### flow/design.v
module ALU (result, read_data_1, read_data_2, shmat, opcode, functioncode);
	input [31:0] read_data_1;
	input [31:0] read_data_2;
	input [4:0] shmat;
	input [5:0] opcode;
	input [5:0] functioncode;
	output reg [31:0] result;
	always @(*)
		begin
		result = 32'b0;
		if(opcode==6'b001000)						 
			result=read_data_1+read_data_2;
		else if(opcode==6'b001001)					 
			result=read_data_1+read_data_2;
		else if(opcode==6'b001100)					 
			result=read_data_1&read_data_2;
		else if(opcode==6'b001101)					 
			result=read_data_1|read_data_2;
		else if(opcode==6'b001010)					 
			result=($signed(read_data_1)<$signed(read_data_2)) ? 32'b1 : 32'b0;
		else if(opcode==6'b001011)					 
			result=(read_data_1<read_data_2) ? 32'b1 : 32'b0;
		else if(opcode==6'b100100 |opcode==6'b100101 |opcode==6'b110000 | opcode==6'b100011  
		| opcode==6'b101000 | opcode==6'b111000 | opcode==6'b101001 | opcode==6'b101011)	 
			result=read_data_1+read_data_2;
		else if(opcode==6'b000000)					 
			begin
			if(functioncode==6'b100000)  
				result=read_data_1+read_data_2;
			else if(functioncode==6'b100001)  
				result=read_data_1+read_data_2;
			else if(functioncode==6'b100100)  
				result=read_data_1 & read_data_2;
			else if(functioncode==6'b100101)  
				result=read_data_1 | read_data_2;
			else if(functioncode==6'b100111)  
				result=~(read_data_1 | read_data_2);
			else if(functioncode==6'b000000)  
				result=read_data_2 << shmat;
			else if(functioncode==6'b101010)  
				result=($signed(read_data_1)<$signed(read_data_2)) ? 32'b1 : 32'b0;
			else if(functioncode==6'b101011)	 
				result=(read_data_1<read_data_2) ? 32'b1 : 32'b0;
			else if(functioncode==6'b000011)	 
				result= $signed(read_data_2) >>> shmat;
			else if(functioncode==6'b000010)  
				result= read_data_2 >> shmat;
			else if(functioncode==6'b100010)  
				result=read_data_1-read_data_2;
			else if(functioncode==6'b100011)  
				result= read_data_1-read_data_2;
			end
		end
endmodule
module mips_registers ( read_data_1, read_data_2, write_data, read_reg_1, read_reg_2, write_reg, signal_reg_write, clk );
	output [31:0] read_data_1, read_data_2;
	input [31:0] write_data;
	input [4:0] read_reg_1, read_reg_2, write_reg;
	input signal_reg_write, clk;
	reg [31:0] registers [31:1];
	always @(posedge clk)
		if (signal_reg_write && write_reg != 5'd0)
			registers[write_reg] <= write_data;
	assign read_data_1 = (read_reg_1 == 5'd0) ? 32'b0 : registers[read_reg_1];
	assign read_data_2 = (read_reg_2 == 5'd0) ? 32'b0 : registers[read_reg_2];
endmodule
module mips_core (
	input         clk,
	input         rst,
	output [31:0] imem_addr,
	input  [31:0] imem_rdata,
	output [31:0] dmem_addr,
	output [31:0] dmem_wdata,
	output [3:0]  dmem_wmask,
	output        dmem_we,
	input  [31:0] dmem_rdata,
	output        wb_en,
	output [4:0]  wb_reg,
	output [31:0] wb_data
);
reg [31:0] PC;
wire [31:0] instruction = imem_rdata;
wire [31:0] read_data_1;
wire [31:0] read_data_2;
wire [31:0] ALU_result;
reg [31:0] ALU_mux;
reg [4:0] REG_dst_mux;
reg [31:0] REG_write_mux;
reg [31:0] MEM_result;
reg write_reg_signal;
reg write_mem_signal;
reg [3:0] mem_mask;
reg [31:0] next_PC;
wire [5:0] opcode = instruction[31:26];
wire [4:0] rs = instruction[25:21];
wire [4:0] rt = instruction[20:16];
wire [4:0] rd = instruction[15:11];
wire [4:0] shmat = instruction[10:6];
wire [5:0] functioncode = instruction[5:0];
wire [15:0] imm = instruction[15:0];
wire [25:0] adress = instruction[25:0];
wire [31:0] PC_plus4 = PC + 32'd4;
wire [31:0] branchadress = {{14{imm[15]}}, imm, 2'b00};
wire [31:0] jumpadress = {PC[31:28], adress, 2'b00};
mips_registers regblock(read_data_1, read_data_2, REG_write_mux, rs, rt, REG_dst_mux, write_reg_signal, clk);
ALU ALUblock(ALU_result, read_data_1, ALU_mux, shmat, opcode, functioncode);
always @(*)
begin
	REG_dst_mux = rt;
	write_reg_signal = 1'b1;
	write_mem_signal = 1'b0;
	mem_mask = 4'b1111;
	ALU_mux = read_data_2;
	REG_write_mux = ALU_result;
	next_PC = PC_plus4;
	if (opcode==6'b100100)           
		MEM_result = {24'b0, dmem_rdata[7:0]};
	else if (opcode==6'b100101)      
		MEM_result = {16'b0, dmem_rdata[15:0]};
	else                             
		MEM_result = dmem_rdata;
	if (opcode==6'b000000)           
		begin
		REG_dst_mux = rd;
		if (functioncode==6'b001000)   
			begin
			write_reg_signal = 1'b0;
			next_PC = read_data_1;
			end
		end
	else                             
		begin
		if (opcode==6'b000011)         
			REG_dst_mux = 5'b11111;
		if (opcode==6'b101000 | opcode==6'b101001 | opcode==6'b111000 | opcode==6'b101011)  
			begin
			write_mem_signal = 1'b1;
			write_reg_signal = 1'b0;
			if (opcode==6'b101000)       
				mem_mask = 4'b0001;
			else if (opcode==6'b101001)  
				mem_mask = 4'b0011;
			end
		else if (opcode==6'b000100 | opcode==6'b000101 | opcode==6'b000010)  
			write_reg_signal = 1'b0;
		if (opcode!=6'b001100 && opcode!=6'b001101)
			ALU_mux = {{16{imm[15]}}, imm};
		else
			ALU_mux = {16'b0, imm};
		if (opcode==6'b000011)         
			REG_write_mux = PC + 32'd8;
		else if (opcode==6'b100011 | opcode==6'b100100 | opcode==6'b100101 | opcode==6'b110000)  
			REG_write_mux = MEM_result;
		else if (opcode==6'b001111)    
			REG_write_mux = {imm, 16'b0};
		if (opcode==6'b000100 && read_data_1==read_data_2)        
			next_PC = PC_plus4 + branchadress;
		else if (opcode==6'b000101 && read_data_1!=read_data_2)   
			next_PC = PC_plus4 + branchadress;
		else if (opcode==6'b000010 | opcode==6'b000011)          
			next_PC = jumpadress;
		end
end
always @(posedge clk)
	if (rst)
		PC <= 32'b0;
	else
		PC <= next_PC;
assign imem_addr  = PC;
assign dmem_addr  = ALU_result;
assign dmem_wdata = read_data_2;
assign dmem_wmask = mem_mask;
assign dmem_we    = write_mem_signal;
assign wb_en      = write_reg_signal && (REG_dst_mux != 5'd0);
assign wb_reg     = REG_dst_mux;
assign wb_data    = REG_write_mux;
endmodule
### flow/run.sh
#!/bin/bash
# the make line also repeats each setting of config.mk as NAME=value (left out here)
make -C /OpenROAD-flow-scripts/flow DESIGN_CONFIG=/design/flow/config.mk WORK_HOME=/design/flow/orfs CLKGATE_MAP_FILE= finish
### flow/config.mk
export PLATFORM = sky130hd
export DESIGN_NAME = mips_core
export DESIGN_NICKNAME = mips_core
export VERILOG_FILES = /design/flow/design.v
export SDC_FILE = /design/flow/constraint.sdc
export NUM_CORES = 4
export LEC_CHECK = 0
export CAP_MARGIN = 20
export CORE_MARGIN = 2
export CORE_UTILIZATION = 58
export CTS_CLUSTER_SIZE = 34
export HOLD_SLACK_MARGIN = -0.09
export SETUP_SLACK_MARGIN = 0.07
export SLEW_MARGIN = 35
export TNS_END_PERCENT = 5
### flow/constraint.sdc
create_clock -name core_clock -period 6.56 [get_ports {clk}]
set_input_delay 1.3120 -clock core_clock [delete_from_list [all_inputs] [get_ports {clk}]]
set_output_delay 1.3120 -clock core_clock [all_outputs]
set_load 0.01 [all_outputs]
==> impl_metrics.csv, run 1 <==
group,metric,value,unit
global_route,grt-ovfl-total,342,
global_route,globalRouteTotalUtil,0.8416,
die,fp_util,0.5840,
yosys,yosysUniqueCellTypes,113,
run_status,status,"aborted with a tool error",
yosys,async_flop_share,0,
yosys,ys_cells,5338,
yosys,simple_gate_share,0.08544,
clock_network,numClockSinks,1024,
clock_network,ctsHtreeMaxLevel,3,
yosys,syn_nets,5534,
die,fp.dieW,334.8,um
placed_design,place_hpwl,230900,um
yosys,top_cells_by_area,"edfxtp_1 47%, mux4_2 10%, mux2i_1 6.5%",
yosys,ys_seq_share,0.4793,
yosys,yosys_warnings,3,
yosys,ff_type,"edfxtp_1",
yosys,synth-edff-count,992,
yosys,aoi_share,0.1648,
run_status,failing_step,"global routing (5_1_grt)",
yosys,yosys.area.top_type,"edfxtp_1",
yosys,fa_ha_area_frac,0.02598,
yosys,syn_area,0.06348,mm^2
run_status,firstError,"[ERROR GRT-0232] Routing congestion too high. Check the congestion heatmap in the GUI.",
die,rows,121,
die,die.size.y,334.8,um
die,core-area,0.1087,mm^2
clock_network,postCtsHoldBufs,0,
yosys,mux_area_frac,0.1816,
yosys,synthCells,5338,
yosys,postSynthAreaPerCell,11.89,um^2
yosys,netlist_top_cells_count,"992 x edfxtp_1, 421 x nor2_1, 411 x mux2i_1",
die,io_pins,205,
clock_network,clk_path_buf_depth,3,
placed_design,port_buffers,203,
yosys,top_cell,"edfxtp_1",
yosys,synthTopLogicFamily,"multiplexers",
placed_design,gp_congestion,1.173,
yosys,numSynthFlops,1024,
yosys,ys_chip_area,0.06348,mm^2
clock_network,cts_made_buffers,101,
yosys,ys_sh_xor,0.02207,
yosys,yosysTopAreaCellShare,0.4692,
die,dieArea,0.1121,mm^2
clock_network,clockRootBuffer,"clkbuf_16",
layer usage:
metal  overflow  GRT usage
met4        139     0.8134
met1         17     0.8536
met5          2     0.5480
met2        170     0.9455
met3         14     0.7438
metrics by stage:
stage	setup WS [ns]	total power (W)	hold WS, ns	instances	instance area, um^2
global placement	-2.253	0.01172	0.5270	7927	77570
floorplan	-0.9120	0.009517	0.5046	5338	64510
detailed placement	-2.405	0.01179	0.5387	7928	77600
CTS	-1.325	0.01814	0.5499	8244	84750
timing repair:
| action | CTS |
|---|---|
| pin swaps | 232 |
| endpoints found under the setup margin | 806 |
| resized | 736 |
| cloned | 11 |
| hold endpoints to repair | 0 |
| buffers inserted | 127 |
==> run 2: changes to the inputs <==
CELL_PAD_IN_SITES_DETAIL_PLACEMENT = 0   (was default)
CELL_PAD_IN_SITES_GLOBAL_PLACEMENT = 0   (was default)
CTS_CLUSTER_SIZE = default   (was 34)
GPL_ROUTABILITY_DRIVEN = 1   (was default)
HOLD_SLACK_MARGIN = -0.04   (was -0.09)
MIN_ROUTING_LAYER = met1   (was default)
SETUP_SLACK_MARGIN = 1.38   (was 0.07)
SLEW_MARGIN = 25   (was 35)
clock period = 7.59 ns   (was 6.56 ns; I/O delays follow)
==> run 2 against run 1 <==
Compared with the run above: the flow again stops in global routing (5_1_grt); synthesized area stayed put; die size stayed put; synthesized cell count stayed put.
==> impl_metrics.csv, run 2 <==
group,metric,value,unit
yosys,numSynthFlops,1024,
clock_network,ctsHtreeMaxLevel,3,
yosys,simple_gate_share,0.08544,
placed_design,place_area,0.07631,mm^2
yosys,ys_seq_share,0.4793,
yosys,syn_nets,5534,
yosys,aoi_share,0.1648,
clock_network,clk_path_buf_depth,3,
yosys,yosys_warnings,3,
die,die.size.y,334.8,um
run_status,firstError,"[ERROR GRT-0232] Routing congestion too high. Check the congestion heatmap in the GUI.",
die,io_pins,205,
yosys,ys_sh_xor,0.02207,
placed_design,placed_cells,7759,
run_status,failing_step,"global routing (5_1_grt)",
yosys,ys_chip_area,0.06348,mm^2
clock_network,numClockSinks,1024,
placed_design,place_hpwl,229300,um
yosys,yosysTopAreaCellShare,0.4692,
clock_network,clockRootBuffer,"clkbuf_16",
placed_design,port_buffers,203,
clock_network,postCtsHoldBufs,0,
yosys,mux_area_frac,0.1816,
die,dieArea,0.1121,mm^2
yosys,yosys.area.top_type,"edfxtp_1",
die,fp.dieW,334.8,um
yosys,ys_cells,5338,
yosys,yosysUniqueCellTypes,113,
yosys,top_cells_by_area,"edfxtp_1 47%, mux4_2 10%, mux2i_1 6.5%",
run_status,status,"aborted with a tool error",
global_route,grt-ovfl-total,167,
yosys,top_cell,"edfxtp_1",
yosys,synth-edff-count,992,
yosys,netlist_top_cells_count,"992 x edfxtp_1, 421 x nor2_1, 411 x mux2i_1",
yosys,postSynthAreaPerCell,11.89,um^2
die,core-area,0.1087,mm^2
yosys,synthTopLogicFamily,"multiplexers",
yosys,fa_ha_area_frac,0.02598,
die,fp_util,0.5840,
yosys,async_flop_share,0,
die,rows,121,
yosys,ff_type,"edfxtp_1",
yosys,synthCells,5338,
placed_design,gp_congestion,1.128,
yosys,syn_area,0.06348,mm^2
placed_design,place_ws,-1.836,ns
global_route,globalRouteTotalUtil,0.7867,
clock_network,cts_made_buffers,102,
run 2: layer usage:
metal | global-route usage | GRT overflow
met1 | 0.7993 | 3
met2 | 0.9280 | 89
met3 | 0.6381 | 1
met4 | 0.7745 | 73
met5 | 0.4251 | 1
run 2: per-stage QoR:
step	hold WS [ns]	TNS [ns]
3_3_place_gp	0.5425	-105.75
3_5_place_dp	0.5416	-127.72
4_1_cts	0.5492	-23.18
2_1_floorplan	0.5046	-0.5169
run 2: what timing repair did:
action,in CTS
setup buffers,169
pin swaps,168
setup endpoints to repair,1022
gates resized,684
gates cloned,14
==> run 3: changes to the inputs <==
CELL_PAD_IN_SITES_GLOBAL_PLACEMENT = default   (was 0)
CORE_UTILIZATION = 66   (was 58)
CTS_CLUSTER_SIZE = 75   (was default)
PLACE_DENSITY_LB_ADDON = 0.28   (was default)
SETUP_SLACK_MARGIN = 0.11   (was 1.38)
TNS_END_PERCENT = default   (was 5)
clock period = 3.65 ns   (was 7.59 ns; I/O delays follow)
==> run 3 against run 2 <==
Compared with the run above: the flow stops in clock tree synthesis (4_1_cts); synthesized area unchanged; synthesized cell count unchanged; die size decreased by 12%.
==> impl_metrics.csv, run 3 <==
group,metric,value,unit
yosys,top_cells_by_area,"edfxtp_1 47%, mux4_2 10%, mux2i_1 6.5%",
yosys,synthCells,5338,
yosys,netlist_top_cells_count,"992 x edfxtp_1, 421 x nor2_1, 411 x mux2i_1",
yosys,mux_area_frac,0.1816,
placed_design,gp_congestion,1.285,
yosys,ys_sh_xor,0.02207,
yosys,yosys.area.top_type,"edfxtp_1",
yosys,ys_chip_area,0.06348,mm^2
placed_design,place_hpwl,239000,um
yosys,synth-edff-count,992,
yosys,numSynthFlops,1024,
yosys,fa_ha_area_frac,0.02598,
placed_design,port_buffers,203,
die,fp.dieW,314.1,um
die,io_pins,205,
yosys,postSynthAreaPerCell,11.89,um^2
die,rows,113,
yosys,syn_nets,5534,
yosys,top_cell,"edfxtp_1",
yosys,aoi_share,0.1648,
yosys,synthTopLogicFamily,"multiplexers",
yosys,yosys_warnings,3,
run_status,status,"aborted with a tool error",
yosys,ys_cells,5338,
die,die.size.y,314.1,um
run_status,firstError,"[ERROR DPL-0033] detailed placement checks failed during check placement.",
yosys,yosysTopAreaCellShare,0.4692,
die,fp_util,0.6672,
die,core-area,0.09515,mm^2
yosys,syn_area,0.06348,mm^2
yosys,ys_seq_share,0.4793,
yosys,yosysUniqueCellTypes,113,
yosys,async_flop_share,0,
placed_design,placed_cells,8040,
yosys,ff_type,"edfxtp_1",
yosys,simple_gate_share,0.08544,
placed_design,place_ws,-4.006,ns
run_status,failing_step,"clock tree synthesis (4_1_cts)",
die,dieArea,0.09868,mm^2
## run 3: metrics by stage
stage / TNS (ns) / instance area (um^2)
after floorplan: -3070.43 / 64430
after global placement: -3461.39 / 79580
after detailed placement: -3676.83 / 79590
==> run 4: changes to the inputs <==
CORE_MARGIN = 5   (was 2)
CORE_UTILIZATION = 44   (was 66)
CTS_CLUSTER_SIZE = default   (was 75)
SETUP_SLACK_MARGIN = 1.38   (was 0.11)
clock period = 7.03 ns   (was 3.65 ns; I/O delays follow)
==> run 4 against run 3 <==
Compared with the run above: the layout now fails its checks (negative setup slack); die size up 54%; synthesized area unchanged; synthesized cell count unchanged.
==> impl_metrics.csv, run 4 <==
group,metric,value,unit
yosys,fa_ha_area_frac,0.02598,
final_timing,max_freq,120.0,MHz
final_timing,fin_skew,0.06165,ns
final_timing,setup_tns,-57.72,ns
power,internal-power,0.01241,W
power,p_clk_frac,0.329,
yosys,mux_area_frac,0.1816,
placed_design,place_hpwl,259700,um
clock_network,clockRootBuffer,"clkbuf_16",
critical_path,cpMostUsedCell,"buf_6",
critical_path,path_depth,27,
critical_path,r2r-end,"regblock.registers[28][31]",
final_timing,post-route-period-util,1.186,
clock_network,worstSkewPairLatency,0.76,ns
yosys,async_flop_share,0,
final_timing,drv_slew,0,
clock_network,clk_pin_slew,0.07,ns
power,p_leak,34.44,nW
route,vias,60140,
critical_path,critical_path_arrival,6.93,ns
placed_design,gp_congestion,1.088,
min_path,whs_path_depth,2,
global_route,globalRouteTotalUtil,0.4389,
yosys,synthTopLogicFamily,"multiplexers",
critical_path,cpMaxStageDelayCell,"mux4_2",
clock_network,cts_made_buffers,103,
route,viasPerCell,6.723,
die,core-area,0.1435,mm^2
yosys,ys_sh_xor,0.02207,
cells_and_area,fillers,11380,
route,drtIter0Drc,8406,
min_path,hold_start,"PC[0]",
route,routed_wirelength,344800,um
critical_path,critPathBufInv,10,
yosys,top_cells_by_area,"edfxtp_1 47%, mux4_2 10%, mux2i_1 6.5%",
die,dieArea,0.1520,mm^2
yosys,ys_seq_share,0.4793,
run,warnings,94,
die,die.size.y,389.8,um
yosys,synth-edff-count,992,
run_status,violations,"negative setup slack",
placed_design,place_ws,-2.581,ns
yosys,yosysUniqueCellTypes,113,
yosys,ys_cells,5338,
yosys,ff_type,"edfxtp_1",
route,ant_nets,0,
clock_network,ctsHtreeMaxLevel,3,
yosys,syn_area,0.06348,mm^2
yosys,numSynthFlops,1024,
critical_path,crit_path_end_kind,"output port",
clock_network,cts_tree,"yes",
die,rows,139,
power,sequentialPower,0.00688,W
clock_network,numClockSinks,1024,
power,switching_share,0.3057,
yosys,netlist_top_cells_count,"992 x edfxtp_1, 421 x nor2_1, 411 x mux2i_1",
clock_network,clk_path_buf_depth,3,
final_timing,fin_crit,8.335,ns
final_timing,slew_headroom,0.2709,
route,wl_per_cell,38.55,um
power,clk-power,0.00588,W
yosys,simple_gate_share,0.08544,
power,power.density,201.1,mW/mm^2
final_timing,worst_slew_pin_slew,1.094,ns
power,seqPwrFrac,0.385,
critical_path,required,5.62,ns
yosys,yosys_warnings,3,
cells_and_area,fin_nets,7150,
critical_path,startpoint,"imem_rdata[16]",
critical_path,critPathTopFamily,"AND-OR/OR-AND gates",
final_timing,finalWorstSetupSlack,-1.305,ns
global_route,grt_pass1_wl,465700,um
global_route,grt_max_degree,57,
min_path,whs_endpoint,"PC[0]",
cells_and_area,area_growth,39.97,%
global_route,first_global_vias,58270,
final_timing,hold_violations,0,
placed_design,port_buffers,203,
critical_path,cpPeakStageDelay,0.49,ns
power,p_comb_frac,0.286,
clock_network,postCtsHoldBufs,0,
power,p_switching,0.005464,W
yosys,postSynthAreaPerCell,11.89,um^2
critical_path,timing.rr.start,"regblock.registers[30][13]",
critical_path,crit_type,"input pin to output port",
yosys,syn_nets,5534,
yosys,yosys.area.top_type,"edfxtp_1",
yosys,top_cell,"edfxtp_1",
final_timing,grt_setup_unrepaired,"yes",
critical_path,cp-endpoint,"wb_data[27]",
global_route,grt-ovfl-total,0,
die,fp.dieW,389.8,um
power,ir_drop,0.2666,mV
die,io_pins,205,
power,top_power_group,"sequential cells",
run,maxCapViolations,0,
route,remaining_drc_errors,0,
critical_path,critical_path_peak_fanout,7,
critical_path,ff2ff_path_depth,28,
yosys,yosysTopAreaCellShare,0.4692,
min_path,min_path_type,"flop to flop",
final_timing,finalSetupViolCount,64,
power,p_comb,0.00512,W
run_status,status,"finished with violations",
yosys,ys_chip_area,0.06348,mm^2
yosys,synthCells,5338,
critical_path,r2r_slack,0.93,ns
route,first_pass_iters,8,
die,fp_util,0.4425,
global_route,antenna_found_initial,8,
power,finalPower,0.01787,W
critical_path,setup.worst_path.start_class,"input pin",
yosys,aoi_share,0.1648,
## run 4: final cells by class
type	instances	area [um^2]	area share
Sequential cell	1024	30430	0.3424
Clock inverter	77	983.4	0.01107
Antenna cell	3	7.507	0.00008449
Tap cell	1903	2381	0.02680
Multi-Input combinational cell	3759	34250	0.3854
Clock buffer	113	2615	0.02943
Inverter	143	563.0	0.006336
Timing Repair Buffer	1923	17630	0.1984
## run 4: metal layers
| layer | vias up | track usage | part of all wire |
|---|---|---|---|
| li1 | 24420 | - | - |
| met1 | 29920 | 0.5395 | 0.35 |
| met2 | 4565 | 0.6758 | 0.44 |
| met3 | 1233 | 0.09908 | 0.11 |
| met4 | 0 | 0.3340 | 0.10 |
| met5 | - | 0 | 0 |
## run 4: through the flow
step,std cells,util,hold WS (ns),area (um^2)
after CTS,8888,0.6103,0.5382,87570
after global routing,8942,0.6192,0.5832,88850
after floorplan,5338,-,0.5046,64680
after detailed placement,8522,0.5533,0.5264,79390
after global placement,8522,0.5533,0.5284,79380
final,8945,0.6193,0.5398,88860
## run 4: what timing repair did
item,CTS,global route
buffers inserted,166,50
resized,887,168
cloned,10,4
pin swaps,245,143
setup endpoints to repair,1107,1069
==> run 5: changes to the inputs <==
ABC_AREA = 1   (was default)
CAP_MARGIN = 15   (was 20)
CORE_ASPECT_RATIO = 1.67   (was default)
CORE_UTILIZATION = 59   (was 44)
CTS_CLUSTER_DIAMETER = 117   (was default)
GPL_TIMING_DRIVEN = 0   (was default)
HOLD_SLACK_MARGIN = default   (was -0.04)
MIN_ROUTING_LAYER = met2   (was met1)
PLACE_DENSITY_LB_ADDON = default   (was 0.28)
SETUP_SLACK_MARGIN = 2.55   (was 1.38)
clock period = 11.0 ns   (was 7.03 ns; I/O delays follow)
==> run 5 against run 4 <==
Compared with the run above: synthesized area grew 4.8%; the flow now stops in global routing (5_1_grt); synthesized cell count up 64%; die size fell by 21%.
==> impl_metrics.csv, run 5 <==
group,metric,value,unit
clock_network,numClockSinks,1024,
global_route,globalRouteTotalUtil,1.155,
placed_design,placed_cells,10500,
yosys,synthCells,8761,
global_route,grt-ovfl-total,11690,
yosys,ys_seq_share,0.4575,
yosys,syn_nets,8957,
die,die.size.y,443.9,um
placed_design,place_ws,-2.459,ns
clock_network,clockRootBuffer,"clkbuf_16",
yosys,synth-edff-count,992,
yosys,mux_area_frac,0.0004515,
yosys,aoi_share,0.1542,
yosys,yosys_warnings,3,
yosys,yosysUniqueCellTypes,63,
yosys,ys_cells,8761,
die,core-area,0.1122,mm^2
yosys,netlist_top_cells_count,"2,201 x nand2_1, 1,121 x nor2_1, 992 x edfxtp_1",
yosys,numSynthFlops,1024,
die,dieArea,0.1198,mm^2
yosys,async_flop_share,0,
yosys,yosysTopAreaCellShare,0.4479,
yosys,ys_chip_area,0.06651,mm^2
clock_network,clk_path_buf_depth,3,
placed_design,place_hpwl,324500,um
clock_network,ctsHtreeMaxLevel,3,
placed_design,gp_congestion,1.717,
die,fp_util,0.5928,
yosys,ff_type,"edfxtp_1",
yosys,postSynthAreaPerCell,7.592,um^2
die,fp.dieW,269.8,um
run_status,firstError,"[ERROR GRT-0116] Global routing finished with congestion. Check the congestion regions in the DRC Viewer.",
yosys,yosys.area.top_type,"edfxtp_1",
clock_network,cts_made_buffers,93,
run_status,status,"aborted with a tool error",
die,io_pins,205,
yosys,fa_ha_area_frac,0.02479,
yosys,ys_sh_xor,0.01488,
die,rows,159,
run_status,failing_step,"global routing (5_1_grt)",
yosys,synthTopLogicFamily,"simple AND/OR/NAND/NOR gates",
yosys,top_cell,"nand2_1",
yosys,syn_area,0.06651,mm^2
yosys,top_cells_by_area,"edfxtp_1 45%, nand2_1 12%, o21ai_0 7.4%",
yosys,simple_gate_share,0.2687,
placed_design,port_buffers,197,
==> run 5: metrics by stage <==
step / instance area (um^2) / hold slack, ns / TNS, ns
CTS: 79830 / 0.5354 / 0
detailed placement: 72860 / 0.5250 / -74.63
global placement: 70450 / 0.5121 / -372.79
floorplan: 66670 / 0.5206 / 0
==> run 5: what timing repair did <==
item,in CTS
hold endpoints to repair,0
buffers inserted,83
gates resized,986
pin swaps,67
hold buffers,0
cloned,17
setup endpoints to repair,934
==> run 5: metal layers <==
| layer | overflow | global-route usage |
|---|---|---|
| met5 | 489 | 1.077 |
| met4 | 1636 | 1.054 |
| met3 | 4574 | 1.210 |
| met2 | 4993 | 1.170 |
| met1 | - | - |
==> run 6: changes to the inputs <==
CAP_MARGIN = 20   (was 15)
CELL_PAD_IN_SITES_DETAIL_PLACEMENT = default   (was 0)
CORE_ASPECT_RATIO = 0.5   (was 1.67)
CORE_MARGIN = 2   (was 5)
CORE_UTILIZATION = 64   (was 59)
CTS_CLUSTER_DIAMETER = 375   (was 117)
CTS_CLUSTER_SIZE = 100   (was default)
GPL_ROUTABILITY_DRIVEN = default   (was 1)
GPL_TIMING_DRIVEN = default   (was 0)
MIN_ROUTING_LAYER = default   (was met2)
PLACE_DENSITY = 0.35   (was default)
SETUP_SLACK_MARGIN = 0.81   (was 2.55)
SLEW_MARGIN = 20   (was 25)
clock period = 6.56 ns   (was 11.0 ns; I/O delays follow)
==> run 6 against run 5 <==
Compared with the run above: the flow again stops in global routing (5_1_grt); synthesized area unchanged; die size down 11%; synthesized cell count unchanged.
==> impl_metrics.csv, run 6 <==
group,metric,value,unit
run_status,status,"aborted with a tool error",
run_status,failing_step,"global routing (5_1_grt)",
run_status,firstError,"[ERROR GRT-0232] Routing congestion too high. Check the congestion heatmap in the GUI.",
yosys,yosys_warnings,3,
yosys,fa_ha_area_frac,0.02479,
yosys,postSynthAreaPerCell,7.592,um^2
yosys,synthCells,8761,
yosys,ys_chip_area,0.06651,mm^2
die,die.size.y,232.0,um
yosys,yosysUniqueCellTypes,63,
clock_network,numClockSinks,1024,
yosys,synthTopLogicFamily,"simple AND/OR/NAND/NOR gates",
yosys,yosys.area.top_type,"edfxtp_1",
placed_design,place_area,0.07907,mm^2
yosys,top_cell,"nand2_1",
die,fp.dieW,459.9,um
yosys,syn_nets,8957,
clock_network,cts_made_buffers,14,
placed_design,place_hpwl,229600,um
yosys,yosysTopAreaCellShare,0.4479,
yosys,ys_sh_xor,0.01488,
yosys,top_cells_by_area,"edfxtp_1 45%, nand2_1 12%, o21ai_0 7.4%",
yosys,simple_gate_share,0.2687,
yosys,synth-edff-count,992,
global_route,globalRouteTotalUtil,0.8994,
yosys,ff_type,"edfxtp_1",
yosys,aoi_share,0.1542,
clock_network,clk_path_buf_depth,3,
yosys,mux_area_frac,0.0004515,
yosys,ys_seq_share,0.4575,
yosys,ys_cells,8761,
placed_design,placed_cells,10980,
yosys,async_flop_share,0,
die,io_pins,205,
clock_network,postCtsHoldBufs,0,
die,dieArea,0.1067,mm^2
placed_design,port_buffers,203,
yosys,netlist_top_cells_count,"2,201 x nand2_1, 1,121 x nor2_1, 992 x edfxtp_1",
yosys,syn_area,0.06651,mm^2
die,fp_util,0.6469,
placed_design,gp_congestion,1.181,
die,rows,83,
yosys,numSynthFlops,1024,
global_route,grt-ovfl-total,1093,
clock_network,clockRootBuffer,"clkbuf_16",
clock_network,ctsHtreeMaxLevel,1,
die,core-area,0.1028,mm^2
==> run 6: metal layers <==
metal / track usage / overflow
met4: 0.8549 / 277
met3: 0.8544 / 155
met5: 0.7195 / 27
met2: 0.9736 / 481
met1: 0.8992 / 153
==> run 6: what timing repair did <==
item                                    4_1_cts
pin swaps                                   308
endpoints found under the setup margin      769
resized                                    1514
buffers inserted                            292
gates cloned                                 62
==> run 6: metrics by stage <==
| stage | worst slack, ns | power [W] |
|---|---|---|
| after floorplan | 0.08811 | 0.009687 |
| after detailed placement | -1.576 | 0.01206 |
| after global placement | -1.553 | 0.01198 |
| after CTS | -0.6747 | 0.01494 |
==> run 7: changes to the inputs <==
ABC_AREA = default   (was 1)
CORE_ASPECT_RATIO = default   (was 0.5)
CORE_UTILIZATION = 43   (was 64)
CTS_CLUSTER_DIAMETER = default   (was 375)
CTS_CLUSTER_SIZE = default   (was 100)
PLACE_DENSITY = 0.6   (was 0.35)
SETUP_SLACK_MARGIN = 0.2   (was 0.81)
clock period = 7.61 ns   (was 6.56 ns; I/O delays follow)
==> run 7 against run 6 <==
Compared with the run above: synthesized area is 4.6% lower; synthesized cell count is 39% lower; die size is 41% higher; now fails the layout checks on negative setup slack.
==> impl_metrics.csv, run 7 <==
group,metric,value,unit
run_status,status,"finished with violations",
run_status,violations,"negative setup slack",
critical_path,r2r-end,"regblock.registers[9][15]",
yosys,syn_area,0.06348,mm^2
final_timing,finalSetupViolCount,58,
power,sequentialPower,0.00636,W
clock_network,cts_tree,"yes",
cells_and_area,logic_area,0.03453,mm^2
critical_path,setup.worst_path.start_class,"input pin",
clock_network,cts_made_buffers,111,
placed_design,port_buffers,203,
critical_path,cp-endpoint,"wb_data[24]",
yosys,fa_ha_area_frac,0.02598,
global_route,grt_max_degree,57,
min_path,whs_endpoint,"PC[0]",
route,drtIter0Drc,8583,
clock_network,worstSkewPairLatency,0.77,ns
run,maxCapViolations,0,
global_route,globalRouteTotalUtil,0.4359,
power,p_leak,33.81,nW
yosys,ff_type,"edfxtp_1",
route,wl_per_cell,38.16,um
yosys,yosysUniqueCellTypes,113,
critical_path,crit_type,"input pin to output port",
yosys,mux_area_frac,0.1816,
yosys,numSynthFlops,1024,
final_timing,max_freq,117.9,MHz
route,remaining_drc_errors,0,
yosys,postSynthAreaPerCell,11.89,um^2
route,viasPerCell,6.741,
yosys,ys_chip_area,0.06348,mm^2
run,warnings,94,
critical_path,critPathTopFamily,"buffers and inverters",
power,p_comb_frac,0.280,
critical_path,cpMaxStageDelayCell,"mux2_2",
final_timing,worst_slew_pin_slew,1.135,ns
route,ant_nets,0,
die,core-area,0.1461,mm^2
power,p_comb,0.00462,W
power,clk-power,0.00550,W
yosys,top_cells_by_area,"edfxtp_1 47%, mux4_2 10%, mux2i_1 6.5%",
yosys,yosysTopAreaCellShare,0.4692,
power,internal-power,0.01142,W
route,vias,59690,
power,top_power_group,"sequential cells",
clock_network,clk_path_buf_depth,3,
yosys,ys_cells,5338,
cells_and_area,fin_area,0.08796,mm^2
critical_path,timing.rr.start,"regblock.registers[25][3]",
power,ir_drop,0.2161,mV
yosys,ys_sh_xor,0.02207,
clock_network,clockRootBuffer,"clkbuf_16",
critical_path,critical_path_arrival,6.96,ns
yosys,ys_seq_share,0.4793,
cells_and_area,fin_nets,7030,
cells_and_area,fillers,11900,
die,fp_util,0.4345,
power,p_switching,0.005056,W
yosys,synthCells,5338,
global_route,grt_pass1_wl,457200,um
clock_network,clk_pin_slew,0.06,ns
placed_design,place_hpwl,249500,um
cells_and_area,stdcell_count,8855,
final_timing,hold_violations,0,
power,p_clk_frac,0.334,
critical_path,path_depth,29,
global_route,first_global_vias,57050,
final_timing,fin_crit,8.482,ns
yosys,simple_gate_share,0.08544,
route,first_pass_iters,6,
final_timing,hold_slack,0.5610,ns
yosys,syn_nets,5534,
final_timing,fin_skew,0.07501,ns
yosys,aoi_share,0.1648,
critical_path,cpPeakStageDelay,0.36,ns
global_route,antenna_found_initial,11,
die,dieArea,0.1507,mm^2
final_timing,drv_slew,0,
power,power.density,187.3,mW/mm^2
min_path,min_path_type,"flop to flop",
yosys,synthTopLogicFamily,"multiplexers",
cells_and_area,ff_latch_area,0.03043,mm^2
final_timing,finalWorstSetupSlack,-0.8717,ns
final_timing,slew_headroom,0.2381,
route,routed_wirelength,337900,um
yosys,yosys.area.top_type,"edfxtp_1",
placed_design,gp_congestion,1.128,
placed_design,placed_cells,8424,
power,seqPwrFrac,0.386,
clock_network,ctsHtreeMaxLevel,3,
yosys,netlist_top_cells_count,"992 x edfxtp_1, 421 x nor2_1, 411 x mux2i_1",
critical_path,critical_path_peak_fanout,26,
critical_path,required,6.09,ns
placed_design,place_area,0.07849,mm^2
die,die.size.y,388.2,um
die,rows,140,
critical_path,ff2ff_path_depth,27,
clock_network,numClockSinks,1024,
clock_network,postCtsHoldBufs,0,
power,switching_share,0.3069,
min_path,whs_path_depth,2,
min_path,hold_start,"PC[0]",
critical_path,r2r_slack,1.60,ns
critical_path,startpoint,"imem_rdata[21]",
global_route,grt-ovfl-total,0,
yosys,async_flop_share,0,
yosys,synth-edff-count,992,
final_timing,grt_setup_unrepaired,"yes",
cells_and_area,area_growth,38.55,%
critical_path,cpMostUsedCell,"buf_4",
yosys,yosys_warnings,3,
critical_path,crit_path_end_kind,"output port",
die,io_pins,205,
yosys,top_cell,"edfxtp_1",
die,fp.dieW,388.2,um
final_timing,post-route-period-util,1.115,
critical_path,critPathBufInv,14,
run 7: stage by stage:
stage | setup TNS (ns) | power, W | setup WS (ns) | util
floorplan | -0.4285 | 0.008205 | -0.2820 | -
global placement | -300.88 | 0.01031 | -2.103 | 0.5372
detailed placement | -263.98 | 0.01031 | -1.975 | 0.5372
CTS | -27.31 | 0.01618 | -0.7956 | 0.5907
global route | -35.28 | 0.01685 | -0.9039 | 0.6019
finish | -30.51 | 0.01647 | -0.8717 | 0.6021
run 7: layout make-up:
class / instances / share of cell area
diodes: 10 / 0.0002845
clock buffers: 129 / 0.03235
well taps: 1917 / 0.02727
multi-input cells: 3759 / 0.3926
clock inverters: 78 / 0.009531
inverters: 143 / 0.006231
repair buffers: 1795 / 0.1858
flip-flops and latches: 1024 / 0.3460
run 7: what timing repair did:
item,4_1_cts,5_1_grt
setup buffers,140,70
resized,892,231
pin swaps,228,199
endpoints found under the setup margin,64,64
cloned,3,1
run 7: layer usage:
layer	wire, um	vias to the layer above	GRT usage
met5	34	-	0
met4	31100	6	0.3271
met3	36840	1083	0.1020
met2	147000	4390	0.6568
met1	122900	30000	0.5468
li1	-	24210	-
==> run 8: changes to the inputs <==
CORE_UTILIZATION = 28   (was 43)
clock period = 14.7 ns   (was 7.61 ns; I/O delays follow)
==> run 8 against run 7 <==
Compared with the run above: the run now finishes clean; register-to-register slack better by 5.5 ns; global-route usage shrank 16 points; clock skew grew 0.0084 ns; largest power group unchanged.
==> impl_metrics.csv, run 8 <==
group,metric,value,unit
run,warnings,91,
global_route,grt_pass1_wl,439400,um
cells_and_area,area_growth,16.46,%
route,remaining_drc_errors,0,
power,p_comb,0.00167,W
power,power.density,105.1,mW/mm^2
global_route,grt_max_degree,93,
min_path,whs_path_depth,2,
critical_path,cpPeakStageDelay,0.82,ns
global_route,grt-ovfl-total,0,
min_path,min_path_type,"flop to flop",
die,fp_util,0.2820,
critical_path,cpMaxStageDelayCell,"clkdlybuf4s50_1",
power,p_switching,0.002402,W
power,p_clk_frac,0.362,
route,viasPerCell,6.337,
yosys,ys_chip_area,0.06348,mm^2
power,sequentialPower,0.00329,W
power,clk-power,0.00282,W
yosys,async_flop_share,0,
critical_path,critical_path_arrival,11.34,ns
route,ant_nets,0,
yosys,simple_gate_share,0.08544,
yosys,ys_cells,5338,
power,p_leak,26.02,nW
die,die.size.y,480.2,um
run_status,status,"complete, no violations",
route,drtIter0Drc,9107,
power,p_comb_frac,0.214,
critical_path,crit_path_end_kind,"output port",
placed_design,place_area,0.07027,mm^2
clock_network,cts_resized,0,
placed_design,port_buffers,203,
yosys,top_cell,"edfxtp_1",
final_timing,max_freq,70.01,MHz
global_route,antenna_found_initial,21,
critical_path,setup.worst_path.start_class,"input pin",
power,top_power_group,"sequential cells",
final_timing,grt_setup_unrepaired,"no",
route,first_pass_iters,7,
route,vias,54810,
placed_design,place_hpwl,229500,um
yosys,synth-edff-count,992,
yosys,netlist_top_cells_count,"992 x edfxtp_1, 421 x nor2_1, 411 x mux2i_1",
yosys,yosys.area.top_type,"edfxtp_1",
yosys,ys_sh_xor,0.02207,
critical_path,required,11.76,ns
cells_and_area,fin_nets,5755,
critical_path,ff2ff_path_depth,24,
cells_and_area,logic_area,0.03102,mm^2
critical_path,timing.rr.start,"regblock.registers[15][6]",
clock_network,postCtsHoldBufs,0,
global_route,globalRouteTotalUtil,0.2739,
yosys,yosysUniqueCellTypes,113,
route,wl_per_cell,37.87,um
critical_path,critPathBufInv,5,
critical_path,crit_type,"input pin to output port",
yosys,synthCells,5338,
clock_network,worstSkewPairLatency,0.80,ns
clock_network,post_cts_buffers,0,
critical_path,path_depth,24,
yosys,postSynthAreaPerCell,11.89,um^2
run,maxCapViolations,0,
final_timing,worst_slew_pin_slew,1.188,ns
yosys,synthTopLogicFamily,"multiplexers",
die,io_pins,205,
yosys,ys_seq_share,0.4793,
cells_and_area,fillers,22400,
clock_network,ctsHtreeMaxLevel,3,
critical_path,r2r_slack,7.06,ns
power,internal-power,0.005371,W
min_path,hold_start,"PC[0]",
yosys,syn_nets,5534,
cells_and_area,ff_latch_area,0.03043,mm^2
placed_design,gp_congestion,1.039,
min_path,whs_endpoint,"PC[0]",
critical_path,path_cells,"buf_8, buf_4, mux4_2, a22o_1, a2111oi_1, a211oi_1, a21oi_2, inv_1, ha_1, fa_1, a21o_1, a21oi_1, nor3_1, nand4bb_1, nand2_1, xnor2_1, a21oi_1, nor3_1, a221o_1, o22ai_1, a221oi_1, a21oi_2, buf_4, clkdlybuf4s50_1",
yosys,fa_ha_area_frac,0.02598,
final_timing,finalSetupViolCount,0,
clock_network,clk_pin_slew,0.06,ns
global_route,first_global_vias,51450,
yosys,yosysTopAreaCellShare,0.4692,
die,dieArea,0.2305,mm^2
final_timing,fin_crit,14.28,ns
clock_network,numClockSinks,1024,
critical_path,critical_path_peak_fanout,55,
clock_network,clockRootBuffer,"clkbuf_16",
route,routed_wirelength,327600,um
yosys,mux_area_frac,0.1816,
critical_path,startpoint,"imem_rdata[18]",
clock_network,cts_tree,"yes",
yosys,syn_area,0.06348,mm^2
critical_path,critPathTopFamily,"AND-OR/OR-AND gates",
yosys,numSynthFlops,1024,
critical_path,cp-endpoint,"wb_data[12]",
final_timing,setup_tns,0,ns
die,core-area,0.2251,mm^2
power,ir_drop,0.09259,mV
yosys,aoi_share,0.1648,
clock_network,clk_path_buf_depth,3,
final_timing,drv_slew,0,
final_timing,post-route-period-util,0.9716,
yosys,top_cells_by_area,"edfxtp_1 47%, mux4_2 10%, mux2i_1 6.5%",
power,switching_share,0.3090,
yosys,ff_type,"edfxtp_1",
final_timing,fin_skew,0.08337,ns
cells_and_area,fin_area,0.07393,mm^2
die,rows,174,
final_timing,slew_headroom,0.1995,
power,seqPwrFrac,0.423,
die,fp.dieW,480.2,um
final_timing,hold_violations,0,
critical_path,r2r-end,"regblock.registers[21][31]",
yosys,yosys_warnings,3,
clock_network,cts_made_buffers,104,
==> run 8: layout make-up <==
type                    instances  area share
flip-flops and latches       1024      0.4116
inverters                     143    0.007260
multi-input cells            3759      0.4196
repair buffers                527     0.06177
clock buffers                 122     0.03657
diodes                         14   0.0004739
well taps                    2992     0.05064
clock inverters                69     0.01210
==> run 8: metal layers <==
| layer | up-vias | track usage | wire length (um) |
|---|---|---|---|
| met5 | - | 0 | 97 |
| met4 | 14 | 0.1612 | 23030 |
| met3 | 902 | 0.07303 | 40680 |
| met2 | 4460 | 0.4054 | 139700 |
| met1 | 27800 | 0.3584 | 124000 |
| li1 | 21640 | - | - |
==> run 8: through the flow <==
step	utilization	hold slack, ns	std cells	power [W]	setup slack, ns
detailed placement	0.3121	0.5676	8444	0.004951	0.6375
floorplan	-	0.5046	5338	0.004203	2.282
global route	0.3283	0.5930	8638	0.007945	0.2458
CTS	0.3281	0.5772	8635	0.007732	0.6080
finish	0.3284	0.5585	8650	0.007773	0.4171
global placement	0.3120	0.5598	8443	0.004951	0.6568
==> run 9: changes to the inputs <==
CORE_UTILIZATION = 70   (was 28)
CTS_CLUSTER_SIZE = 21   (was default)
clock period = 8.21 ns   (was 14.7 ns; I/O delays follow)
==> run 9 against run 8 <==
Compared with the run above: the run now fails in global routing (5_1_grt); synthesized area unchanged; synthesized cell count unchanged; die size decreased by 60%.
==> impl_metrics.csv, run 9 <==
group,metric,value,unit
clock_network,cts_made_buffers,100,
yosys,synthTopLogicFamily,"multiplexers",
placed_design,port_buffers,203,
die,die.size.y,305.2,um
die,fp_util,0.7053,
yosys,syn_area,0.06348,mm^2
yosys,netlist_top_cells_count,"992 x edfxtp_1, 421 x nor2_1, 411 x mux2i_1",
yosys,top_cells_by_area,"edfxtp_1 47%, mux4_2 10%, mux2i_1 6.5%",
yosys,yosysTopAreaCellShare,0.4692,
yosys,ys_seq_share,0.4793,
placed_design,place_hpwl,230100,um
yosys,yosys_warnings,3,
die,rows,110,
yosys,ys_sh_xor,0.02207,
die,dieArea,0.09312,mm^2
yosys,yosys.area.top_type,"edfxtp_1",
run_status,failing_step,"global routing (5_1_grt)",
yosys,numSynthFlops,1024,
clock_network,ctsHtreeMaxLevel,3,
yosys,ys_chip_area,0.06348,mm^2
clock_network,clk_path_buf_depth,3,
yosys,syn_nets,5534,
yosys,async_flop_share,0,
yosys,synth-edff-count,992,
global_route,globalRouteTotalUtil,1.008,
yosys,fa_ha_area_frac,0.02598,
run_status,status,"aborted with a tool error",
yosys,mux_area_frac,0.1816,
yosys,ff_type,"edfxtp_1",
yosys,top_cell,"edfxtp_1",
die,fp.dieW,305.2,um
clock_network,clockRootBuffer,"clkbuf_16",
clock_network,numClockSinks,1024,
yosys,aoi_share,0.1648,
yosys,synthCells,5338,
die,io_pins,205,
yosys,yosysUniqueCellTypes,113,
placed_design,place_ws,-1.387,ns
yosys,ys_cells,5338,
global_route,grt-ovfl-total,4552,
placed_design,gp_congestion,1.271,
run_status,firstError,"[ERROR GRT-0116] Global routing finished with congestion. Check the congestion regions in the DRC Viewer.",
die,core-area,0.09001,mm^2
clock_network,postCtsHoldBufs,0,
yosys,postSynthAreaPerCell,11.89,um^2
yosys,simple_gate_share,0.08544,
[run 9: per-stage QoR]
stage | instances | area (um^2) | total power, W | TNS (ns)
2_1_floorplan | 5338 | 64220 | 0.007582 | 0
3_3_place_gp | 7466 | 75220 | 0.009129 | -36.72
3_5_place_dp | 7469 | 75280 | 0.009242 | -47.42
4_1_cts | 7766 | 82200 | 0.01428 | -2.594
[run 9: what timing repair did]
action	in CTS
resized	711
cloned	5
pin swaps	190
endpoints found under the setup margin	64
buffers inserted	111
[run 9: metal layers]
layer,global-route usage,GRT overflow
met1,0.9606,324
met3,0.9325,421
met5,0.8243,54
met2,1.114,2541
met4,1.056,1212
==> run 10: changes to the inputs <==
CELL_PAD_IN_SITES_DETAIL_PLACEMENT = 0   (was default)
CORE_UTILIZATION = 66   (was 70)
CTS_CLUSTER_SIZE = 75   (was 21)
GPL_ROUTABILITY_DRIVEN = 0   (was default)
HOLD_SLACK_MARGIN = -0.04   (was default)
MIN_ROUTING_LAYER = met1   (was default)
PLACE_DENSITY = default   (was 0.6)
PLACE_DENSITY_LB_ADDON = 0.28   (was default)
SETUP_SLACK_MARGIN = 1.38   (was 0.2)
SLEW_MARGIN = 25   (was 20)
clock period = 7.03 ns   (was 8.21 ns; I/O delays follow)
==> run 10 against run 9 <==
Compared with the run above: the run again fails in global routing (5_1_grt); synthesized cell count is the same; synthesized area stayed put; die size rose by 6.0%.
==> impl_metrics.csv, run 10 <==
group,metric,value,unit
yosys,top_cells_by_area,"edfxtp_1 47%, mux4_2 10%, mux2i_1 6.5%",
yosys,numSynthFlops,1024,
yosys,syn_area,0.06348,mm^2
placed_design,place_ws,-1.924,ns
placed_design,port_buffers,203,
yosys,yosys_warnings,3,
global_route,globalRouteTotalUtil,0.8508,
die,dieArea,0.09868,mm^2
yosys,ys_seq_share,0.4793,
yosys,yosysTopAreaCellShare,0.4692,
yosys,ys_sh_xor,0.02207,
yosys,yosysUniqueCellTypes,113,
die,io_pins,205,
run_status,firstError,"[ERROR GRT-0116] Global routing finished with congestion. Check the congestion regions in the DRC Viewer.",
yosys,simple_gate_share,0.08544,
die,die.size.y,314.1,um
yosys,synth-edff-count,992,
yosys,ys_chip_area,0.06348,mm^2
placed_design,place_hpwl,206700,um
yosys,synthTopLogicFamily,"multiplexers",
global_route,grt-ovfl-total,862,
clock_network,postCtsHoldBufs,0,
die,fp.dieW,314.1,um
yosys,fa_ha_area_frac,0.02598,
die,fp_util,0.6672,
yosys,syn_nets,5534,
yosys,netlist_top_cells_count,"992 x edfxtp_1, 421 x nor2_1, 411 x mux2i_1",
yosys,aoi_share,0.1648,
placed_design,placed_cells,7572,
clock_network,clk_path_buf_depth,3,
die,rows,113,
yosys,synthCells,5338,
yosys,ff_type,"edfxtp_1",
clock_network,cts_made_buffers,102,
yosys,async_flop_share,0,
yosys,postSynthAreaPerCell,11.89,um^2
run_status,status,"aborted with a tool error",
clock_network,numClockSinks,1024,
clock_network,ctsHtreeMaxLevel,3,
die,core-area,0.09515,mm^2
run_status,failing_step,"global routing (5_1_grt)",
yosys,yosys.area.top_type,"edfxtp_1",
clock_network,clockRootBuffer,"clkbuf_16",
yosys,ys_cells,5338,
yosys,mux_area_frac,0.1816,
yosys,top_cell,"edfxtp_1",
-- run 10: per-stage QoR --
stage / cell area [um^2] / utilization / hold WS (ns) / TNS, ns
after floorplan: 64680 / - / 0.5046 / -6.293
after CTS: 83100 / 0.8733 / 0.5674 / -38.47
after global placement: 75830 / 0.7969 / 0.5536 / -259.54
after detailed placement: 75830 / 0.7969 / 0.5546 / -297.88
-- run 10: layer usage --
| layer | track usage | overflow |
|---|---|---|
| met5 | 0.6238 | 6 |
| met4 | 0.8244 | 345 |
| met3 | 0.7868 | 69 |
| met2 | 0.9433 | 390 |
| met1 | 0.8432 | 52 |
-- run 10: repair_timing --
item,in CTS
pin swaps,233
gates resized,761
setup endpoints to repair,1102
setup buffers,147
cloned,8
==> run 11: changes to the inputs <==
ABC_AREA = 1   (was default)
CORE_UTILIZATION = 72   (was 66)
CTS_CLUSTER_DIAMETER = 118   (was default)
GPL_ROUTABILITY_DRIVEN = 1   (was 0)
HOLD_SLACK_MARGIN = -0.07   (was -0.04)
SETUP_SLACK_MARGIN = 0.11   (was 1.38)
clock period = 3.61 ns   (was 7.03 ns; I/O delays follow)
==> run 11 against run 10 <==
Compared with the run above: the run again fails in global routing (5_1_grt); synthesized area up 4.8%; synthesized cell count up 64%; die size down 3.9%.
==> impl_metrics.csv, run 11 <==
group,metric,value,unit
clock_network,clockRootBuffer,"clkbuf_16",
yosys,simple_gate_share,0.2687,
yosys,yosys_warnings,3,
yosys,syn_nets,8957,
yosys,postSynthAreaPerCell,7.592,um^2
yosys,yosysTopAreaCellShare,0.4479,
die,die.size.y,307.9,um
yosys,mux_area_frac,0.0004515,
clock_network,ctsHtreeMaxLevel,1,
yosys,ys_seq_share,0.4575,
global_route,globalRouteTotalUtil,1.037,
yosys,aoi_share,0.1542,
global_route,grt-ovfl-total,6655,
clock_network,cts_made_buffers,26,
yosys,ys_cells,8761,
yosys,fa_ha_area_frac,0.02479,
clock_network,numClockSinks,1024,
run_status,status,"aborted with a tool error",
yosys,async_flop_share,0,
yosys,ff_type,"edfxtp_1",
placed_design,port_buffers,203,
yosys,top_cell,"nand2_1",
yosys,synth-edff-count,992,
die,rows,111,
yosys,ys_sh_xor,0.01488,
die,dieArea,0.09483,mm^2
yosys,ys_chip_area,0.06651,mm^2
yosys,numSynthFlops,1024,
run_status,firstError,"[ERROR GRT-0116] Global routing finished with congestion. Check the congestion regions in the DRC Viewer.",
die,core-area,0.09166,mm^2
placed_design,place_hpwl,239300,um
placed_design,gp_congestion,1.380,
yosys,netlist_top_cells_count,"2,201 x nand2_1, 1,121 x nor2_1, 992 x edfxtp_1",
yosys,yosys.area.top_type,"edfxtp_1",
die,fp.dieW,307.9,um
yosys,top_cells_by_area,"edfxtp_1 45%, nand2_1 12%, o21ai_0 7.4%",
yosys,synthCells,8761,
clock_network,clk_path_buf_depth,3,
yosys,synthTopLogicFamily,"simple AND/OR/NAND/NOR gates",
yosys,syn_area,0.06651,mm^2
yosys,yosysUniqueCellTypes,63,
run_status,failing_step,"global routing (5_1_grt)",
clock_network,postCtsHoldBufs,0,
die,io_pins,205,
die,fp_util,0.7256,
-- run 11: repair_timing --
action | CTS
gates cloned | 36
pin swaps | 137
endpoints found under the hold margin | 0
resized | 860
buffers inserted | 124
setup endpoints to repair | 2117
-- run 11: layer usage --
layer,global-route usage,GRT overflow
met1,0.9562,425
met2,1.191,4114
met4,1.109,1621
met5,0.8868,73
met3,0.9296,422
-- run 11: through the flow --
| step | TNS [ns] | instance area [um^2] | instances | worst slack [ns] | util |
|---|---|---|---|---|---|
| floorplan | -2152.82 | 67260 | 8761 | -1.682 | - |
| global placement | -3241.44 | 81320 | 11090 | -3.457 | 0.8871 |
| detailed placement | -3632.94 | 81320 | 11090 | -3.822 | 0.8871 |
| CTS | -1795.02 | 86950 | 11300 | -2.758 | 0.9486 |
==> run 12: changes to the inputs <==
ABC_AREA = 0   (was 1)
CELL_PAD_IN_SITES_DETAIL_PLACEMENT = 1   (was 0)
CELL_PAD_IN_SITES_GLOBAL_PLACEMENT = 3   (was default)
CORE_UTILIZATION = 65   (was 72)
CTS_CLUSTER_DIAMETER = 107   (was 118)
CTS_CLUSTER_SIZE = default   (was 75)
GPL_ROUTABILITY_DRIVEN = default   (was 1)
HOLD_SLACK_MARGIN = default   (was -0.07)
MAX_ROUTING_LAYER = met5   (was default)
MIN_ROUTING_LAYER = default   (was met1)
PLACE_DENSITY_LB_ADDON = 0.23   (was 0.28)
SETUP_SLACK_MARGIN = 0.03   (was 0.11)
SLEW_MARGIN = 20   (was 25)
clock period = 8.01 ns   (was 3.61 ns; I/O delays follow)
==> run 12 against run 11 <==
Compared with the run above: synthesized area fell by 4.6%; the flow stops in global placement without I/O (3_1_place_gp_skip_io); synthesized cell count decreased by 39%; die size up 5.6%.
==> impl_metrics.csv, run 12 <==
group,metric,value,unit
yosys,fa_ha_area_frac,0.02598,
yosys,ff_type,"edfxtp_1",
die,fp.dieW,316.5,um
run_status,firstError,"[ERROR FLW-0024] Place density exceeds 1.0 (current PLACE_DENSITY_LB_ADDON =  0.23). Please check if the value of  PLACE_DENSITY_LB_ADDON is between 0 and 0.99.",
run_status,status,"aborted with a tool error",
yosys,async_flop_share,0,
yosys,synthCells,5338,
yosys,yosysTopAreaCellShare,0.4692,
yosys,numSynthFlops,1024,
die,fp_util,0.6564,
yosys,aoi_share,0.1648,
yosys,mux_area_frac,0.1816,
yosys,netlist_top_cells_count,"992 x edfxtp_1, 421 x nor2_1, 411 x mux2i_1",
yosys,postSynthAreaPerCell,11.89,um^2
yosys,synth-edff-count,992,
yosys,ys_chip_area,0.06348,mm^2
yosys,yosysUniqueCellTypes,113,
yosys,simple_gate_share,0.08544,
yosys,top_cells_by_area,"edfxtp_1 47%, mux4_2 10%, mux2i_1 6.5%",
yosys,ys_seq_share,0.4793,
run_status,failing_step,"global placement without I/O (3_1_place_gp_skip_io)",
die,dieArea,0.1002,mm^2
yosys,ys_cells,5338,
yosys,syn_area,0.06348,mm^2
die,die.size.y,316.5,um
yosys,yosys_warnings,3,
die,core-area,0.09671,mm^2
yosys,ys_sh_xor,0.02207,
yosys,synthTopLogicFamily,"multiplexers",
yosys,syn_nets,5534,
die,rows,114,
yosys,top_cell,"edfxtp_1",
yosys,yosys.area.top_type,"edfxtp_1",
==> run 13: changes to the inputs <==
ABC_AREA = default   (was 0)
CELL_PAD_IN_SITES_DETAIL_PLACEMENT = 2   (was 1)
CELL_PAD_IN_SITES_GLOBAL_PLACEMENT = default   (was 3)
CORE_MARGIN = 5   (was 2)
CORE_UTILIZATION = 26   (was 65)
CTS_CLUSTER_DIAMETER = 115   (was 107)
GPL_ROUTABILITY_DRIVEN = 1   (was default)
HOLD_SLACK_MARGIN = 0.09   (was default)
MAX_ROUTING_LAYER = default   (was met5)
MIN_ROUTING_LAYER = met1   (was default)
PLACE_DENSITY_LB_ADDON = 0.28   (was 0.23)
SETUP_SLACK_MARGIN = 1.38   (was 0.03)
SLEW_MARGIN = 25   (was 20)
clock period = 11.0 ns   (was 8.01 ns; I/O delays follow)
==> run 13 against run 12 <==
Compared with the run above: now clean on timing, DRC and antenna; die size rose to 2.5 times the previous value; synthesized area unchanged; synthesized cell count is the same.
==> impl_metrics.csv, run 13 <==
group,metric,value,unit
critical_path,timing.rr.start,"regblock.registers[29][1]",
yosys,yosysUniqueCellTypes,113,
cells_and_area,fillers,25420,
final_timing,drv_slew,0,
route,ant_nets,0,
power,power.density,134.4,mW/mm^2
yosys,netlist_top_cells_count,"992 x edfxtp_1, 421 x nor2_1, 411 x mux2i_1",
global_route,antenna_found_initial,21,
route,wl_per_cell,40.24,um
yosys,ys_sh_xor,0.02207,
route,vias,59010,
power,seqPwrFrac,0.396,
yosys,ys_seq_share,0.4793,
min_path,min_path_type,"flop to flop",
placed_design,place_hpwl,264400,um
cells_and_area,area_growth,30.51,%
final_timing,grt_setup_unrepaired,"yes",
critical_path,setup.worst_path.start_class,"input pin",
die,fp.dieW,504.1,um
clock_network,clk_pin_slew,0.06,ns
yosys,ys_cells,5338,
yosys,postSynthAreaPerCell,11.89,um^2
min_path,hold_start,"PC[0]",
route,viasPerCell,6.257,
yosys,aoi_share,0.1648,
global_route,globalRouteTotalUtil,0.2817,
yosys,async_flop_share,0,
final_timing,hold_slack,0.5487,ns
yosys,syn_area,0.06348,mm^2
die,io_pins,205,
critical_path,cpMostUsedCell,"buf_4",
run,warnings,93,
route,routed_wirelength,379500,um
critical_path,path_depth,28,
die,rows,181,
route,first_pass_iters,5,
clock_network,postCtsHoldBufs,0,
yosys,synth-edff-count,992,
critical_path,ff2ff_path_depth,26,
min_path,whs_path_depth,2,
yosys,fa_ha_area_frac,0.02598,
critical_path,r2r_slack,4.85,ns
power,switching_share,0.3234,
critical_path,r2r-end,"regblock.registers[8][15]",
final_timing,fin_skew,0.05836,ns
cells_and_area,fin_area,0.08285,mm^2
cells_and_area,fin_nets,6322,
critical_path,critPathBufInv,9,
power,p_clk_frac,0.342,
final_timing,worst_slew_pin_slew,1.116,ns
placed_design,place_area,0.07386,mm^2
final_timing,finalSetupViolCount,0,
critical_path,critical_path_arrival,7.80,ns
final_timing,fin_crit,9.995,ns
min_path,whs_endpoint,"PC[0]",
placed_design,port_buffers,203,
die,core-area,0.2432,mm^2
power,p_comb_frac,0.262,
yosys,yosys.area.top_type,"edfxtp_1",
power,p_comb,0.00292,W
final_timing,slew_headroom,0.2546,
die,die.size.y,504.1,um
critical_path,cpMaxStageDelayCell,"nor4_2",
critical_path,critPathTopFamily,"AND-OR/OR-AND gates",
critical_path,critical_path_peak_fanout,12,
global_route,grt_pass1_wl,509600,um
route,remaining_drc_errors,0,
yosys,mux_area_frac,0.1816,
yosys,ys_chip_area,0.06348,mm^2
yosys,syn_nets,5534,
route,drtIter0Drc,7627,
yosys,ff_type,"edfxtp_1",
yosys,yosys_warnings,3,
critical_path,crit_path_end_kind,"output port",
global_route,first_global_vias,60010,
clock_network,ctsHtreeMaxLevel,3,
critical_path,startpoint,"imem_rdata[17]",
yosys,top_cell,"edfxtp_1",
cells_and_area,utilization,0.3406,
clock_network,cts_tree,"yes",
power,internal-power,0.007532,W
clock_network,clk_path_buf_depth,3,
power,sequentialPower,0.00440,W
yosys,top_cells_by_area,"edfxtp_1 47%, mux4_2 10%, mux2i_1 6.5%",
critical_path,required,8.80,ns
yosys,simple_gate_share,0.08544,
final_timing,max_freq,100.0,MHz
yosys,yosysTopAreaCellShare,0.4692,
run,maxCapViolations,0,
power,clk-power,0.00381,W
clock_network,numClockSinks,1024,
cells_and_area,stdcell_count,9430,
die,dieArea,0.2541,mm^2
critical_path,cpPeakStageDelay,0.45,ns
power,ir_drop,0.1283,mV
placed_design,gp_congestion,1.039,
yosys,synthCells,5338,
placed_design,placed_cells,9018,
power,p_switching,0.003601,W
run_status,status,"complete, no violations",
final_timing,post-route-period-util,0.9087,
clock_network,worstSkewPairLatency,0.79,ns
clock_network,cts_made_buffers,113,
power,top_power_group,"sequential cells",
die,fp_util,0.2610,
final_timing,hold_violations,0,
power,p_leak,30.13,nW
critical_path,crit_type,"input pin to output port",
critical_path,cp-endpoint,"wb_data[0]",
yosys,numSynthFlops,1024,
global_route,grt-ovfl-total,0,
clock_network,clockRootBuffer,"clkbuf_16",
global_route,grt_max_degree,58,
yosys,synthTopLogicFamily,"multiplexers",
[run 13: through the flow]
| step | worst slack, ns | setup TNS, ns | total power [W] |
|---|---|---|---|
| 2_1_floorplan | 1.390 | 0 | 0.005626 |
| 3_3_place_gp | -0.8461 | -3.829 | 0.006852 |
| 3_5_place_dp | -0.8442 | -4.119 | 0.006907 |
| 4_1_cts | 1.196 | 0 | 0.01094 |
| 5_1_grt | 0.9112 | 0 | 0.01139 |
| 6_report | 1.005 | 0 | 0.01113 |
[run 13: metal layers]
layer,vias up,track usage,routed length [um]
met2,4012,0.4287,165800
met1,31210,0.3610,146200
met5,-,0,71
met4,10,0.1693,27040
li1,22770,-,-
met3,1003,0.07086,40370
[run 13: repair_timing]
item | CTS | global route
gates cloned | 18 | 5
setup buffers | 124 | 46
pin swaps | 178 | 134
gates resized | 622 | 205
endpoints found under the setup margin | 62 | 58
[run 13: layout make-up]
type / count / area [um^2] / area share
clock inverter: 66 / 588.1 / 0.007098
antenna: 9 / 22.52 / 0.0002718
sequential: 1024 / 30430 / 0.3673
inverter: 143 / 546.8 / 0.006600
tap: 3202 / 4006 / 0.04836
multi-input combinational: 3761 / 33600 / 0.4056
timing repair buffer: 1083 / 10670 / 0.1288
clock buffer: 142 / 2988 / 0.03606
==> run 14: changes to the inputs <==
ABC_AREA = 1   (was default)
CELL_PAD_IN_SITES_DETAIL_PLACEMENT = default   (was 2)
CORE_MARGIN = 2   (was 5)
CORE_UTILIZATION = 72   (was 26)
CTS_CLUSTER_DIAMETER = 204   (was 115)
CTS_CLUSTER_SIZE = 14   (was default)
GPL_ROUTABILITY_DRIVEN = default   (was 1)
HOLD_SLACK_MARGIN = default   (was 0.09)
MIN_ROUTING_LAYER = default   (was met1)
PLACE_DENSITY_LB_ADDON = 0.07   (was 0.28)
SETUP_SLACK_MARGIN = 0.53   (was 1.38)
SLEW_MARGIN = 20   (was 25)
clock period = 5.42 ns   (was 11.0 ns; I/O delays follow)
==> run 14 against run 13 <==
Compared with the run above: the run now fails in global routing (5_1_grt); die size down 63%; synthesized area grew 4.8%; synthesized cell count increased by 64%.
==> impl_metrics.csv, run 14 <==
group,metric,value,unit
yosys,synthCells,8761,
yosys,ys_cells,8761,
yosys,ys_sh_xor,0.01488,
yosys,fa_ha_area_frac,0.02479,
clock_network,numClockSinks,1024,
yosys,syn_nets,8957,
yosys,ys_chip_area,0.06651,mm^2
run_status,failing_step,"global routing (5_1_grt)",
die,dieArea,0.09483,mm^2
die,io_pins,205,
placed_design,place_ws,-2.304,ns
yosys,aoi_share,0.1542,
placed_design,place_hpwl,218000,um
yosys,yosys_warnings,3,
yosys,syn_area,0.06651,mm^2
clock_network,clk_path_buf_depth,3,
run_status,status,"aborted with a tool error",
yosys,synth-edff-count,992,
die,die.size.y,307.9,um
yosys,ff_type,"edfxtp_1",
yosys,yosys.area.top_type,"edfxtp_1",
global_route,globalRouteTotalUtil,0.9133,
yosys,mux_area_frac,0.0004515,
yosys,postSynthAreaPerCell,7.592,um^2
clock_network,cts_made_buffers,83,
clock_network,clockRootBuffer,"clkbuf_16",
yosys,yosysUniqueCellTypes,63,
placed_design,port_buffers,203,
yosys,numSynthFlops,1024,
yosys,synthTopLogicFamily,"simple AND/OR/NAND/NOR gates",
yosys,async_flop_share,0,
global_route,grt-ovfl-total,1248,
yosys,simple_gate_share,0.2687,
yosys,netlist_top_cells_count,"2,201 x nand2_1, 1,121 x nor2_1, 992 x edfxtp_1",
die,core-area,0.09166,mm^2
die,rows,111,
placed_design,gp_congestion,1.307,
yosys,ys_seq_share,0.4575,
yosys,top_cells_by_area,"edfxtp_1 45%, nand2_1 12%, o21ai_0 7.4%",
yosys,top_cell,"nand2_1",
die,fp.dieW,307.9,um
clock_network,ctsHtreeMaxLevel,3,
die,fp_util,0.7256,
run_status,firstError,"[ERROR GRT-0116] Global routing finished with congestion. Check the congestion regions in the DRC Viewer.",
yosys,yosysTopAreaCellShare,0.4479,
-- run 14: metrics by stage --
stage / std cells / area (um^2)
3_3_place_gp: 10830 / 78750
2_1_floorplan: 8761 / 67420
4_1_cts: 11080 / 84730
3_5_place_dp: 10840 / 78850
-- run 14: metal layers --
layer	GRT overflow	GRT usage
met1	119	0.9071
met2	613	0.9874
met3	111	0.8548
met4	381	0.9098
met5	24	0.7059
-- run 14: what timing repair did --
item,CTS
pin swaps,134
gates resized,678
cloned,35
setup endpoints to repair,1089
buffers inserted,102
hold buffers,0
Power and IR drop assume default switching activity.
